run A:
## sample_dsp
module sample_dsp(
	input         clk_20M,
	input         rst_n,
	input         WR,
	input         RD,
	input         CS0,
	input  [7:0]  DSP_Add,
	input  [15:0] DSP_Data_in,
	output [15:0] DSP_Data_out,
	output        DSP_Data_oe,
	input  [6:0]  chAn,
	input  [6:0]  chBn,
	input  [15:0] data_in,
	input         busy0,
	output [3:0]  LED,
	output        cs0_n,
	output        cs1_n,
	output        convst,
	output        enc_rst
);
For scale: ~4,000 cells after synthesis, about 600 flip-flops, ~85 I/O pins, roughly 31,000 um^2 of cells after synthesis.
clock: 2.26 ns
lec_check: 0
abc_area: 1
cap_margin: 20
core_aspect_ratio: 0.5
core_margin: 2
core_utilization: 72
cts_cluster_diameter: 399
cts_cluster_size: 100
place_density: 0.39
setup_slack_margin: 0.67
slew_margin: 20
run.sh (not shown) runs the stock make flow with config.mk's settings and CLKGATE_MAP_FILE=.
5_1_grt: run A exited with error
The following lists how run B was set up differently from run A:
Settings: a deleted SETUP_SLACK_MARGIN that had been 0.67; a deleted ABC_AREA that had been 1; a deleted CTS_CLUSTER_DIAMETER that had been 399; a deleted CORE_ASPECT_RATIO that had been 0.5; a deleted PLACE_DENSITY that had been 0.39; a change of CORE_UTILIZATION from 72 to 60; a deleted CTS_CLUSTER_SIZE that had been 100; a change of the clock period (ns, I/O delays scaled along) from 2.26 to 2.36.
[summary]
- In run B the implementation ran to completion but is not tape-out ready, as the final checks report negative setup slack.
- In the tables for run A and run B, row count reads higher with run B.
- Of the two values seen for dominant non-sequential cell family after synthesis, simple AND/OR/NAND/NOR gates was produced by run A and multiplexers by run B.
- Taking run A as the reference, in run B number of nets at floorplan down 31%; Yosys chip area now smaller.
- The mux cell area share after synthesis reported for run B is greater than that of run A by 17 points.
- Number of cells produced by synthesis (lower): run B
- In run B relative to run A, post-synthesis instance area had gone down by a few percent.
- The fraction of the mapped netlist area in compound gates number comes out lower for run A vs run B.
- Between run A and run B, the count of flip-flops with a built-in enable after synthesis does not differ in any meaningful way.
- Core box area deteriorates in run B relative to run A.
Changes in run C relative to run B:
Settings: swapping 60 for 72 in CORE_UTILIZATION; putting CTS_CLUSTER_DIAMETER at 394 where nothing was set; putting CTS_CLUSTER_SIZE at 99 where nothing was set; swapping 2.36 for 2.1 in the clock period (ns, I/O delays scaled along).
Run C did not finish: a tool error stopped it during 5_1_grt.
The die boundary height reported for run C is smaller than that of run B by 8.6%.
Against run B, run C comes in 1 lower on depth of the CTS H-tree.
Weighted congestion reported at the end of routability-driven placement ended up 0.021 lower on run C than on run B.
Per the comparison of run C with run B, x dimension of the die saw a decrease, area of the core saw a decrease.
Total of flip-flops plus latches after synthesis: run C vs run B identical
Between run B and run C, floorplan-stage core utilization is higher for run C, run B comes in under that.
Modified inputs, run D compared to run C
Settings: PLACE_DENSITY: unset -> 0.67; CTS_CLUSTER_DIAMETER: 394 -> 88; SETUP_SLACK_MARGIN: unset -> 0.88; CAP_MARGIN: 20 -> 5; CTS_CLUSTER_SIZE: 99 -> unset; the clock period (ns, I/O delays scaled along): 2.1 -> 3.56.
Results
Run D had finished all stages when the layout checks came back failing, citing negative setup slack. Comparing run D and run C, the higher H-tree level count is on run D. [compare] base=run C new=run D: number of rows created at floorplan stayed essentially flat, placed cell area fell by 12%, synthesized net count stayed essentially flat. Post-cts resize count, run D and run C: higher on run C. Taking run C as the reference, in run D post-placement cell count saw a decrease, buffers inserted during post-CTS setup optimization went up by 19. Delta (run D minus run C): total cell area reported by yosys after synthesis level; number of buffers created by CTS moved up; multiplexer area fraction after synthesis level.
Input-level comparison between run E and run D:
Settings: CTS_CLUSTER_DIAMETER: 88 -> 397; PLACE_DENSITY: 0.67 -> 0.39; SETUP_SLACK_MARGIN: 0.88 -> unset; CAP_MARGIN: 5 -> 20; the clock period (ns, I/O delays scaled along): 3.56 -> 4.04.
--- outcome ---
[run E vs run D] shortest period the worst path allows: higher in run E. Compared with run D, run E shows setup total negative slack higher by 0.11 ns. Run E has cell leakage power below what run D had. Although run D finished all stages, its layout failed final checks on negative setup slack. Every stage of the flow completed for run E, and the final layout passed the timing, design-rule and antenna checks.

========
## the reference run
Starting RTL as in the previous note.
Settings: LEC_CHECK=0, ABC_AREA=1, CAP_MARGIN=10, CELL_PAD_IN_SITES_DETAIL_PLACEMENT=2, CELL_PAD_IN_SITES_GLOBAL_PLACEMENT=1, CORE_ASPECT_RATIO=1.82, CORE_MARGIN=5, CORE_UTILIZATION=50, CTS_CLUSTER_SIZE=36, GPL_ROUTABILITY_DRIVEN=1, GPL_TIMING_DRIVEN=0, HOLD_SLACK_MARGIN=0.26, MAX_ROUTING_LAYER=met4, PLACE_DENSITY_LB_ADDON=0.11, SLEW_MARGIN=20, TNS_END_PERCENT=70; clock period 7.88 ns.
The flow ended early for the reference run: it failed with a tool error in 3_5_place_dp.
diff inputs: the reference run => the trial run
Settings: an added PLACE_DENSITY of 0.6; a deleted ABC_AREA that had been 1; a deleted HOLD_SLACK_MARGIN that had been 0.26; a change of CELL_PAD_IN_SITES_GLOBAL_PLACEMENT from 1 to 0; a deleted CORE_ASPECT_RATIO that had been 1.82; a deleted CELL_PAD_IN_SITES_DETAIL_PLACEMENT that had been 2; a change of GPL_TIMING_DRIVEN from 0 to 1; a deleted PLACE_DENSITY_LB_ADDON that had been 0.11; a change of CORE_MARGIN from 5 to 2; a change of CAP_MARGIN from 10 to 20; a deleted CTS_CLUSTER_SIZE that had been 36; a deleted MAX_ROUTING_LAYER that had been met4; an added SETUP_SLACK_MARGIN of -0.35; a change of CORE_UTILIZATION from 50 to 60; a change of the clock period (ns, I/O delays scaled along) from 7.88 to 4.58.
==> results <==
Measured against the trial run, the die size of the reference run comes out at 1.3 times the reference value.
Going from the reference run to the trial run, post-synthesis sequential element count about even, standard-cell row count fell about 33%, number of nets produced by synthesis fell about 30%.
As of the trial run, total standard cell area after synthesis had fallen by a few percent compared to the reference run.
From the reference run to the trial run the numbers moved as follows: chip area line of the yosys report lower, effective utilization at floorplan +10 points.
The trial run reached the final stage; the timing, design-rule and antenna checks on its layout passed.
On synthesized cell count: the trial run sits below the reference run.
NOTE die span in y the reference run->the trial run decreased by more than a quarter
Cmp the trial run vs the reference run: post-synthesis average cell area higher in the trial run

========
Starting RTL as in the previous note.
Settings: LEC_CHECK=0, ABC_AREA=1, CAP_MARGIN=20, CORE_ASPECT_RATIO=0.5, CORE_MARGIN=2, CORE_UTILIZATION=72, CTS_CLUSTER_DIAMETER=399, CTS_CLUSTER_SIZE=13, PLACE_DENSITY=0.39, SETUP_SLACK_MARGIN=0.67, SLEW_MARGIN=20; clock period 2.26 ns.
The starting point never finished: it broke off in global routing.
Rerun with:
ABC_AREA = unset   (was 1)
CORE_ASPECT_RATIO = unset   (was 0.5)
CORE_UTILIZATION = 40   (was 72)
CTS_CLUSTER_DIAMETER = unset   (was 399)
CTS_CLUSTER_SIZE = unset   (was 13)
PLACE_DENSITY = unset   (was 0.39)
SETUP_SLACK_MARGIN = unset   (was 0.67)
clock period = 4.43 ns   (was 2.26 ns; I/O delays follow)
After rerunning: With this change the flow finished clean; die area grows by 74%; synthesized cell count shrinks by 32%; area after synthesis shrinks by 2.4%.
Rerun with:
ABC_AREA = 1   (was unset)
CORE_UTILIZATION = 70   (was 40)
CTS_CLUSTER_DIAMETER = 206   (was unset)
CTS_CLUSTER_SIZE = 76   (was unset)
PLACE_DENSITY_LB_ADDON = 0.09   (was unset)
SETUP_SLACK_MARGIN = 0.67   (was unset)
clock period = 2.28 ns   (was 4.43 ns; I/O delays follow)
After rerunning: The changed run failed in global routing. Synthesized cell count increases by 47%. Die size falls by 41%. Area after synthesis goes up by 2.5%.

========
alpha:
Starting RTL as in the previous note.
clock: 2.46 ns
lec_check: 0
abc_area: 1
cap_margin: 5
core_aspect_ratio: 0.93
core_margin: 2
core_utilization: 72
cts_cluster_diameter: 211
cts_cluster_size: 15
place_density_lb_addon: 0.29
setup_slack_margin: 0.31
slew_margin: 20
The flow ended early for alpha: it failed with a tool error in global routing.
> inputs changed (alpha -> beta)
Settings: SETUP_SLACK_MARGIN no longer set, was 0.31; TNS_END_PERCENT now 70, previously not set; GPL_ROUTABILITY_DRIVEN now 0, previously not set; CORE_ASPECT_RATIO no longer set, was 0.93; CELL_PAD_IN_SITES_GLOBAL_PLACEMENT now 0, previously not set; PLACE_DENSITY_LB_ADDON now 0.05, was 0.29; GPL_TIMING_DRIVEN now 1, previously not set; CTS_CLUSTER_DIAMETER no longer set, was 211.
==> comparison <==
- Compared with alpha, in beta core footprint climbed 140 µm², net count after synthesis barely changed, cell count after placement barely changed.
- Buffer depth of the longest clock path came out exactly the same in beta and alpha.
- Site row count was lower in the run labelled alpha.
- Final checks on beta, whose flow otherwise completed, came back failing, citing setup timing.
- Comparing beta and alpha, the higher height of the chip is on beta.
- Measured against alpha, the total clock buffers created by CTS of beta comes out at 1.3 times the reference value.
- From beta to alpha, synthesized cell count did not move at all.
- alpha has higher detailed-placement wirelength estimate than beta.
- Clock sink count of beta is on par with alpha.
Inputs modified between beta and gamma:
Settings: PLACE_DENSITY_LB_ADDON no longer set, was 0.05; CTS_CLUSTER_DIAMETER now 368, previously not set; CTS_CLUSTER_SIZE no longer set, was 15; GPL_TIMING_DRIVEN no longer set, was 1; TNS_END_PERCENT no longer set, was 70; PLACE_DENSITY now 0.67, previously not set; CELL_PAD_IN_SITES_GLOBAL_PLACEMENT no longer set, was 0; GPL_ROUTABILITY_DRIVEN no longer set, was 0; SETUP_SLACK_MARGIN now -0.16, previously not set.
==> comparison <==
gamma ran in full, but the layout does not pass; the checks complain about setup timing. In gamma the fraction of area in non-clock buffers turned out 0.76 points higher than in beta. beta -> gamma: final layout net count increased slightly. Status: worst-case register-to-register setup slack parity (gamma, beta). Register cell area after layout across gamma and beta: no real change. The design area reported for gamma is smaller than that of beta by 0.59%. Going from beta to gamma, routed wire length grew by a little under 10%. Routed length on met1 went up by a few percent going from beta to gamma. Filler cell count: gamma vs beta down about 2.6%.
What delta does differently from gamma at the input level:
Settings: a change of CTS_CLUSTER_DIAMETER from 368 to 206; an added PLACE_DENSITY_LB_ADDON of 0.09; a deleted PLACE_DENSITY that had been 0.67; a change of CAP_MARGIN from 5 to 20; a change of SETUP_SLACK_MARGIN from -0.16 to 0.67; a change of the clock period (ns, I/O delays scaled along) from 2.46 to 2.32.
Results
delta did not make it past global routing, where a tool error ended it. Total placed instance area of delta exceeds that of gamma by a few percent. In delta, the weighted congestion at the end of routability-driven global placement came out 0.023 above the value in gamma. delta vs. gamma: number of buffers inserted by hold repair at cts was more or less identical; die area flat.
Relative to delta, the following input files were edited for epsilon:
Settings: swapping 206 for 399 in CTS_CLUSTER_DIAMETER; putting PLACE_DENSITY at 0.39 where nothing was set; putting HOLD_SLACK_MARGIN at 0.29 where nothing was set; putting CORE_ASPECT_RATIO at 0.5 where nothing was set; clearing PLACE_DENSITY_LB_ADDON, which used to be 0.09; putting CTS_CLUSTER_SIZE at 100 where nothing was set; swapping 2.32 for 2.26 in the clock period (ns, I/O delays scaled along).
Results
Seen in the log of epsilon: GRT-0232 during global routing, after which the run never completed.
The run showing the smaller number of hold buffers added after cts is delta.
From delta to epsilon the numbers moved as follows: net count after synthesis shows no meaningful change, post-detailed-placement half-perimeter wirelength shows an increase of 7.5%, total die size shows no meaningful change, post-CTS setup-driven buffer insertion count shows a reduction of 5.
As of epsilon, y dimension of the die had fallen by more than a quarter compared to delta.
Diff epsilon and delta: die width higher in epsilon

========
Setup of the previous run:
Starting RTL as in the previous note.
Settings: LEC_CHECK=0, CAP_MARGIN=20, CELL_PAD_IN_SITES_DETAIL_PLACEMENT=1, CORE_MARGIN=2, CORE_UTILIZATION=40, SLEW_MARGIN=5; clock period 5.0 ns.
Here is what was changed in the inputs of the current run compared with the previous run.
- swapping 5 for 30 in SLEW_MARGIN
- swapping 40 for 55 in CORE_UTILIZATION
- putting GPL_TIMING_DRIVEN at 0 where nothing was set
- putting MAX_ROUTING_LAYER at met4 where nothing was set
- swapping 2 for 3 in CORE_MARGIN
==> comparison <==
- Looking at the previous run and the current run, the delay of the slowest critical-path stage is a wash.
- Met1 track utilization from global routing: the current run vs the previous run up 17 points
- As of the current run, maximum VDD drop had fallen by a little under 10% compared to the previous run.
- For sequential power, the previous run and the current run come out practically identical.

========
Setup of job 1051:
sample_dsp again, from the RTL that the note above started with.
clock: 4.58 ns
lec_check: 0
cap_margin: 20
cell_pad_in_sites_global_placement: 0
core_margin: 2
core_utilization: 61
gpl_routability_driven: 1
gpl_timing_driven: 1
place_density: 0.6
setup_slack_margin: -0.39
slew_margin: 20
tns_end_percent: 5
Job 1051 | status: complete | timing, DRC, antenna: pass
Here is what was changed in the inputs of job 6695 compared with job 1051.
Settings: PLACE_DENSITY no longer set, was 0.6; CELL_PAD_IN_SITES_GLOBAL_PLACEMENT no longer set, was 0; GPL_ROUTABILITY_DRIVEN no longer set, was 1; SETUP_SLACK_MARGIN no longer set, was -0.39; CORE_UTILIZATION now 25, was 61; GPL_TIMING_DRIVEN no longer set, was 1; TNS_END_PERCENT no longer set, was 5; the clock period (ns, I/O delays scaled along) now 4.43, was 4.58.
Findings:
Taking job 1051 as the reference, in job 6695 utilization after layout went down by 41 points, met3 track demand over resource went down by 3.3 points, clock tree buffer count of the final layout went up by 1. Against job 1051, job 6695 reports a slack of the critical path that is lower. Summary: with job 1051 as the reference, maximum frequency in job 6695 moved up by a few percent. On job 6695: total antenna diodes in the routed design is 1 higher than what job 1051 gave. Clock skew in job 6695 is 0.0063 ns lower than in job 1051. Job 1051 → job 6695: routed length on met1 rose about 10%, total wire length after detailed routing up 3800 um.
Relative to job 6695, the following input files were edited for job 7500:
Settings: CTS_CLUSTER_DIAMETER now 211, previously not set; PLACE_DENSITY_LB_ADDON now 0.28, previously not set; ABC_AREA now 1, previously not set; SETUP_SLACK_MARGIN now 0.64, previously not set; CORE_UTILIZATION now 72, was 25; CTS_CLUSTER_SIZE now 13, previously not set; the clock period (ns, I/O delays scaled along) now 2.47, was 4.43.
==> comparison <==
- Job 7500 got as far as global routing (5_1_grt), where a tool error ended the run.
- What job 7500 reported for die extent in y has to be multiplied by 1.7 to get the figure for job 6695.
- Sort job 6695 and job 7500 by synthesized cell count desc -> top: job 7500
- Looking at compound-cell area share of the yosys netlist, job 7500 sits 2.7 points lower than job 6695 does.
- Register share after synthesis: job 7500 vs job 6695 down 1.2 points
- Job 7500 vs job 6695, number of clock buffers inserted by TritonCTS went down by 19.
- The pre-placement core utilization in job 7500 sits 48 points above the value recorded for job 6695.
- Diff job 6695 and job 7500: xor/xnor share of the synthesized area higher in job 6695
- The chip area in the Yosys report reported for job 7500 is greater than that of job 6695 by 2.5%.
- The lower net count after synthesis of job 6695 and job 7500 is in job 6695.
- In the floorplan summary, job 7500 is listed with a die area less than that of job 6695.
#### Input delta (job 7729 over job 7500)
Settings: CORE_ASPECT_RATIO newly set to 0.69; PLACE_DENSITY_LB_ADDON removed (was 0.28); CTS_CLUSTER_DIAMETER changed from 211 to 394; SETUP_SLACK_MARGIN changed from 0.64 to 0.3; CTS_CLUSTER_SIZE changed from 13 to 99; the clock period (ns, I/O delays scaled along) changed from 2.47 to 2.1.
Results
Run status, job 7729: aborted in global routing (5_1_grt), error DPL-0038
There was hardly any difference in cell total in the yosys stat output between job 7500 and job 7729.
Job 7729 vs. job 7500: clock buffer count from CTS dropped 41; post-detailed-placement half-perimeter wirelength climbed about 24%; chip area line of the yosys report barely changed.
Comparing placement-stage worst setup slack for job 7729 and job 7500, the smaller number came from job 7729.
Job 7729 vs. job 7500: routability congestion estimate from global placement higher, area enclosed by the die boundary closely matched the old numbers, synthesized cell count essentially unchanged, standard-cell row count shows a reduction of 17%.
Summary of job 7729 over job 7500: post-CTS setup buffer count went down 25%, mux cell area share after synthesis held.
No activity file was given, so power comes from the tool's default toggle rates.
